==> flow/design.v (excerpt) <==
module cpu(clk,reset,s,load,in,out,N,V,Z,w);
  input clk, reset, s, load;
  input [15:0] in;
  output [15:0] out;
  output N, V, Z, w;
  wire [15:0] instruction_out;
  wire loada,loadb,loads,loadc,write,asel,bsel;
  wire [2:0] status;
  wire [1:0] op, ALUop, shift, vsel;
  wire [2:0] opcode, readnum, writenum, nsel;  
  wire [15:0] sximm5, sximm8; 
  wire [15:0] mdata = 16'b0;
  wire [7:0] PC = 8'b0;
  vDFFE #(16) instruct_reg(clk, load , in, instruction_out);  
  instruct_decoder decoder(   .instruction_out(instruction_out),
			        .nsel(nsel),
				.opcode(opcode),
				.op(op),
				.ALUop(ALUop),
				.sximm5(sximm5),
				.sximm8(sximm8),
				.shift(shift),
				.readnum(readnum),
				.writenum(writenum)
  );
  FSM state_machine(    .clk(clk),
			.reset(reset),
			.s(s),
			.w(w),
			.opcode(opcode),
			.op(op),
			.nsel(nsel),
			.loada(loada),
			.loadb(loadb),
			.loadc(loadc),
			.loads(loads),
			.vsel(vsel),
			.write(write),
			.asel(asel),
			.bsel(bsel)
  );
  datapath DP(          .clk(clk),
			.readnum(readnum),
			.writenum(writenum),
			.write(write),
			.vsel(vsel),
			.loada(loada),
			.loadb(loadb),
			.loadc(loadc),
			.loads(loads),
			.shift(shift),
			.ALUop(ALUop),
			.asel(asel),
			.bsel(bsel),
			.mdata(mdata),
			.status(status),
			.C(out),
			.sximm8(sximm8),
			.sximm5(sximm5),
  ...
Size in the first run: roughly 990 cells after synthesis, about 210 flip-flops.
clock: 3.69 ns
lec_check: 0
abc_area: 1
cap_margin: 20
core_margin: 2
core_utilization: 68
cts_cluster_size: 31
slew_margin: 20
run.sh (not shown) runs the stock make flow with config.mk's settings and CLKGATE_MAP_FILE=.
The first run completed and failed the layout checks on setup timing.
Then changed:
ABC_AREA = not set   (was 1)
CORE_UTILIZATION = 40   (was 68)
CTS_CLUSTER_SIZE = not set   (was 31)
clock period = 3.83 ns   (was 3.69 ns; I/O delays follow)
Result:
- The new run finished with setup timing left
- wire length decreases by 4.8%
- core utilization decreases by 33 points
- power decreases by 2.1%
- die size increases by 66%

========
cpu again, from the RTL that the note above started with.
==> flow/design.v (excerpt) <==
module cpu(clk,reset,s,load,in,out,N,V,Z,w);
  input clk, reset, s, load;
  input [15:0] in;
  output [15:0] out;
  output N, V, Z, w;
  wire [15:0] instruction_out;
  wire loada,loadb,loads,loadc,write,asel,bsel;
  wire [2:0] status;
  wire [1:0] op, ALUop, shift, vsel;
  wire [2:0] opcode, readnum, writenum, nsel;  
  wire [15:0] sximm5, sximm8; 
  wire [15:0] mdata = 16'b0;
  wire [7:0] PC = 8'b0;
  vDFFE #(16) instruct_reg(clk, load , in, instruction_out);  
  instruct_decoder decoder(   .instruction_out(instruction_out),
			        .nsel(nsel),
				.opcode(opcode),
				.op(op),
				.ALUop(ALUop),
				.sximm5(sximm5),
				.sximm8(sximm8),
				.shift(shift),
				.readnum(readnum),
				.writenum(writenum)
  );
  FSM state_machine(    .clk(clk),
			.reset(reset),
			.s(s),
			.w(w),
			.opcode(opcode),
			.op(op),
			.nsel(nsel),
			.loada(loada),
			.loadb(loadb),
			.loadc(loadc),
			.loads(loads),
			.vsel(vsel),
			.write(write),
			.asel(asel),
			.bsel(bsel)
  );
  datapath DP(          .clk(clk),
			.readnum(readnum),
			.writenum(writenum),
			.write(write),
			.vsel(vsel),
			.loada(loada),
			.loadb(loadb),
			.loadc(loadc),
			.loads(loads),
			.shift(shift),
			.ALUop(ALUop),
			.asel(asel),
			.bsel(bsel),
			.mdata(mdata),
			.status(status),
			.C(out),
			.sximm8(sximm8),
			.sximm5(sximm5),
			.PC(PC)
  );	
  assign N = status[0];
  assign V = status[1]; 
  assign Z = status[2];  
endmodule
clock: 3.92 ns
lec_check: 0
abc_area: 1
cap_margin: 20
cell_pad_in_sites_detail_placement: 1
cell_pad_in_sites_global_placement: 3
core_aspect_ratio: 1.05
core_margin: 6
core_utilization: 64
cts_cluster_diameter: 42
cts_cluster_size: 57
gpl_routability_driven: 0
hold_slack_margin: 0.26
max_routing_layer: met5
slew_margin: 20
tns_end_percent: 20
The starting point aborted during global placement without I/O (3_1_place_gp_skip_io), error GPL-0301.
Edit:
- ABC_AREA: 1 -> unset
- CELL_PAD_IN_SITES_DETAIL_PLACEMENT: 1 -> unset
- CELL_PAD_IN_SITES_GLOBAL_PLACEMENT: 3 -> unset
- CORE_ASPECT_RATIO: 1.05 -> unset
- CORE_MARGIN: 6 -> 2
- CORE_UTILIZATION: 64 -> 58
- CTS_CLUSTER_DIAMETER: 42 -> unset
- CTS_CLUSTER_SIZE: 57 -> unset
- GPL_ROUTABILITY_DRIVEN: 0 -> unset
- HOLD_SLACK_MARGIN: 0.26 -> unset
- MAX_ROUTING_LAYER: met5 -> unset
- SETUP_SLACK_MARGIN: unset -> 0.88
- TNS_END_PERCENT: 20 -> unset
- clock period: 3.92 -> 3.04 ns (I/O delays scaled with it)
The new run finished but failed the layout checks on setup timing.
Synthesized area is lower by about 0.7%.
Synthesized cell count is lower by 11%.
Die size is lower by about 3%.

========
== fjord ==
cpu again, from the RTL that the note above started with.
==> flow/config.mk <==
export PLATFORM = sky130hd
export DESIGN_NAME = cpu
export DESIGN_NICKNAME = cpu
export VERILOG_FILES = /design/flow/design.v
export SDC_FILE = /design/flow/constraint.sdc
export NUM_CORES = 4
export LEC_CHECK = 0
export ABC_AREA = 0
export CAP_MARGIN = 30
export CELL_PAD_IN_SITES_DETAIL_PLACEMENT = 0
export CELL_PAD_IN_SITES_GLOBAL_PLACEMENT = 0
export CORE_ASPECT_RATIO = 0.85
export CORE_MARGIN = 8
export CORE_UTILIZATION = 46
export CTS_CLUSTER_DIAMETER = 363
export CTS_CLUSTER_SIZE = 26
export GPL_TIMING_DRIVEN = 0
export HOLD_SLACK_MARGIN = 0.13
export MIN_ROUTING_LAYER = met2
export PLACE_DENSITY_LB_ADDON = 0.29
export SETUP_SLACK_MARGIN = 2.74
export SLEW_MARGIN = 20
==> flow/constraint.sdc <==
create_clock -name core_clock -period 9.7 [get_ports {clk}]
set_input_delay 1.9400 -clock core_clock [delete_from_list [all_inputs] [get_ports {clk}]]
set_output_delay 1.9400 -clock core_clock [all_outputs]
set_load 0.01 [all_outputs]
fjord went all the way through the flow, and no timing, DRC or antenna check failed.
Edits applied to the flow inputs when going from fjord to quartz:
- TNS_END_PERCENT newly set to 5
- CELL_PAD_IN_SITES_DETAIL_PLACEMENT removed (was 0)
- HOLD_SLACK_MARGIN removed (was 0.13)
- SETUP_SLACK_MARGIN removed (was 2.74)
- ABC_AREA changed from 0 to 1
- PLACE_DENSITY_LB_ADDON removed (was 0.29)
- GPL_TIMING_DRIVEN removed (was 0)
- CORE_MARGIN changed from 8 to 2
- CORE_ASPECT_RATIO removed (was 0.85)
- CTS_CLUSTER_SIZE removed (was 26)
- CAP_MARGIN changed from 30 to 20
- MIN_ROUTING_LAYER removed (was met2)
- CORE_UTILIZATION changed from 46 to 68
- CELL_PAD_IN_SITES_GLOBAL_PLACEMENT removed (was 0)
- CTS_CLUSTER_DIAMETER removed (was 363)
- the clock period (ns, I/O delays scaled along) changed from 9.7 to 3.04
Findings:
Routed wire in quartz totals more than in fjord. From fjord to quartz the numbers moved as follows: relative slew slack went down; minimum clock period after layout went down; setup total negative slack went down; routed wire length on met3 went down; multi-input logic cell count went up. [quartz] flow finished | final checks: failed | reasons: negative setup slack. Path length in cells of the critical path ends up higher on quartz. Taking fjord as the reference, in quartz number of cells after detailed placement climbed 109; fmax climbed 45%. Re met2 track demand over resource in global routing: fjord and quartz aren't equal, and the higher value belongs to quartz.
Changes in violet relative to quartz:
- removing ABC_AREA (formerly 1)
- removing TNS_END_PERCENT (formerly 5)
Results
The log for violet ends in global routing (5_1_grt) with error DPL-0038, so the run never completed. What the final checks of quartz revealed, after a flow that finished every stage, was a layout that fails on negative setup slack. Sequential element share of the synthesized area, quartz and violet: larger value in violet. Diff quartz and violet: number of library cell types mapped by synthesis lower in quartz. quartz → violet: synthesized area -about 0.7%; placer congestion estimate +about 6.4%; number of buffers added for setup after CTS +28. Delta(total number of placement rows, violet - quartz) < 0. Die size (violet over quartz): decrease, about 0.65%. Looking at effective utilization at floorplan, violet sits 1.3 points higher than quartz does. Comparing quartz with violet, the area fraction in full adders, half adders and majority gates came out essentially unchanged. In violet the post-synthesis share of cell area spent on and, or, nand and nor gates turned out 5.2 points lower than in quartz.
[inputs] cedar vs violet
- a change of CORE_UTILIZATION from 68 to 66
- a change of the clock period (ns, I/O delays scaled along) from 3.04 to 4.2
Findings:
The cell count in the Yosys report on violet is in line with that on cedar.
Summary — final RePlAce weighted congestion, cedar relative to violet: lower, by 8.2%.
cedar vs. violet: post-place instance area went down, number of placed instances, taps included went down.
Diff cedar and violet: die boundary width lower in violet
cedar reports a lower total half-perimeter wirelength after legalization and detailed placement than violet does.
Status for cedar and violet: no clean run
Tool error DPL-0038 stopped violet during global routing (5_1_grt); no final results.
--- input diff cedar..onyx ---
- ABC_AREA: unset -> 1
- CTS_CLUSTER_SIZE: unset -> 97
- CTS_CLUSTER_DIAMETER: unset -> 373
- TNS_END_PERCENT: unset -> 5
- CORE_UTILIZATION: 66 -> 71
- the clock period (ns, I/O delays scaled along): 4.2 -> 3.04
## What came out
Of cedar and onyx, only onyx never reached the final stage.
In cedar the implementation completed, yet the final layout does not meet the checks, the culprit being negative setup slack.
onyx against cedar: share of synthesized area occupied by flip-flops and latches fell by 0.41 points; gate count after technology mapping rose by 109.
Diff cedar..onyx | share of flip-flops with an asynchronous set or reset | negligible
onyx vs. cedar: share of synthesized cell area in full adder, half adder and majority cells held steady, post-synthesis cell count from yosys grew by 109, number of resized instances in the post-cts repair step shrank by 29, routability congestion estimate grew by about 1.2%.
Of cedar and onyx, onyx shows the higher area after synthesis, with cedar below it.
Delta (onyx minus cedar): minimum setup slack after placement shows a reduction of 0.55 ns, die footprint shows a reduction of about 6%.
The lower summed standard-cell area reported by yosys of cedar and onyx is in cedar.
Input-level comparison between yarrow and onyx:
- CTS_CLUSTER_DIAMETER removed (was 373)
- CORE_UTILIZATION changed from 71 to 70
- HOLD_SLACK_MARGIN newly set to 0.3
- TNS_END_PERCENT removed (was 5)
- CTS_CLUSTER_SIZE changed from 97 to 30
- the clock period (ns, I/O delays scaled along) changed from 3.04 to 3.24
--- outcome ---
| final weighted congestion in routability-driven placement | yarrow vs onyx | 0.045 higher |
Summary of yarrow over onyx: number of post-CTS setup repair buffers picked up an extra 11, placed instance count lost 11.
Of yarrow and onyx, none finishes clean.
Tool error DPL-0033 stopped onyx during global routing (5_1_grt); no final results.
Final checks on yarrow, whose flow otherwise completed, came back failing, citing negative setup slack.
Per the comparison of yarrow with onyx, synthesized cell count about even, post-cts gate resize count has increased.
No activity file was given, so power comes from the tool's default toggle rates.
